run A:
## pixel_generation
module pixel_generation(
    input clk,                               
    input reset,                             
    input video_on,                          
    input [9:0] x, y,    
    input KEY_UP, KEY_DOWN, KEY_LEFT, KEY_RIGHT,
    output reg [11:0] rgb                    
    );
Size in the first run: ~2300 cells after synthesis, ~34 flip-flops, roughly 39 I/O pins.
Settings: LEC_CHECK=0, ABC_AREA=1, CAP_MARGIN=20, CORE_MARGIN=2, CORE_UTILIZATION=44, CTS_CLUSTER_DIAMETER=177, CTS_CLUSTER_SIZE=30, SLEW_MARGIN=20; clock period 10.0 ns.
run.sh (not shown) runs the stock make flow with config.mk's settings and CLKGATE_MAP_FILE=.
Input-level comparison between run B and run A:
- a change of CTS_CLUSTER_SIZE from 30 to 99
- a change of CORE_UTILIZATION from 44 to 66
- a change of CTS_CLUSTER_DIAMETER from 177 to 398
- a deleted ABC_AREA that had been 1
- a change of the clock period (ns, I/O delays scaled along) from 10.0 to 7.29
The flow did not stop early for run B: all stages ran, and the layout cleared the timing, design-rule and antenna checks.
Run B vs run A: design area up slightly
Run B against run A: worst setup slack after layout shows a reduction of 1600 ps, fraction of synthesized area in multiplexers shows an increase of 2.1 points, net count of the finished layout shows a reduction of 550, area of the die shows a reduction of 31%, global routing usage on met2 shows an increase of 13 points.
Setup changes, run B to run C
- CORE_UTILIZATION now 21, was 66
- CTS_CLUSTER_DIAMETER now 177, was 398
- the clock period (ns, I/O delays scaled along) now 10.0, was 7.29
[summary]
- Run C against run B: final hold slack saw a decrease.
- From run C to run B, number of instances in the synthesized netlist did not move at all.
- In the tables for run C and run B, clock network area share reads higher with run B.
- [diff] worst setup slack, run C relative to run B: improvement
- Diff run B -> run C: area growth from synthesis to layout saw an increase.
- Compared with run B, run C shows a utilization after layout that is 48 points lower.

---

Starting RTL as in the previous note.
clock: 5.85 ns
lec_check: 0
abc_area: 1
cap_margin: 15
core_margin: 7
core_utilization: 72
cts_cluster_diameter: 247
cts_cluster_size: 72
max_routing_layer: met4
min_routing_layer: met1
setup_slack_margin: 1.16
slew_margin: 0
tns_end_percent: 70
The starting point aborted during global routing (5_1_grt) with GRT-0232.
Rerun with:
Settings changed: ABC_AREA 1 to unset, CAP_MARGIN 15 to 20, CORE_MARGIN 7 to 2, CTS_CLUSTER_SIZE 72 to 29, PLACE_DENSITY_LB_ADDON set to 0.26, SETUP_SLACK_MARGIN 1.16 to 1.06, SLEW_MARGIN 0 to 20.
Clock period 5.85 ns to 5.72 ns, I/O delays scaled along.
Result: The new run aborted during global routing (5_1_grt). Area after synthesis rose by about 2%. Synthesized cell count fell by 22%. Die area shrinks by 12%.
Rerun with:
Settings changed: CORE_UTILIZATION 72 to 58, CTS_CLUSTER_DIAMETER 247 to unset, CTS_CLUSTER_SIZE 29 to unset, MAX_ROUTING_LAYER met4 to unset, MIN_ROUTING_LAYER met1 to unset, PLACE_DENSITY_LB_ADDON 0.26 to unset, SETUP_SLACK_MARGIN 1.06 to unset, TNS_END_PERCENT 70 to unset.
Clock period 5.72 ns to 8.23 ns, I/O delays scaled along.
The new run completed with no timing, DRC or antenna violations. Die size goes up by 23%. Synthesized area is unchanged. Synthesized cell count does not change.
Rerun with:
Settings changed: CORE_UTILIZATION 58 to 40, SETUP_SLACK_MARGIN set to 2.45.
Clock period 8.23 ns to 8.71 ns, I/O delays scaled along.
Outcome:
- design area rose by a little under a tenth
- synthesized area stays the same
- setup slack improved by 1.9 ns
- via count fell by a few percent
- clock-buffer cell count rose by 3
- global-route usage fell by 12 points
- routed wire length rose by a few percent
- worst hold slack hardly moves
Rerun with:
Settings changed: SETUP_SLACK_MARGIN 2.45 to unset.
Result: Design area drops by a few percent; core utilization shrinks by 3.1 points; worst hold slack barely changes; setup slack is worse by 1.6 ns; die area does not change; wire length barely changes.
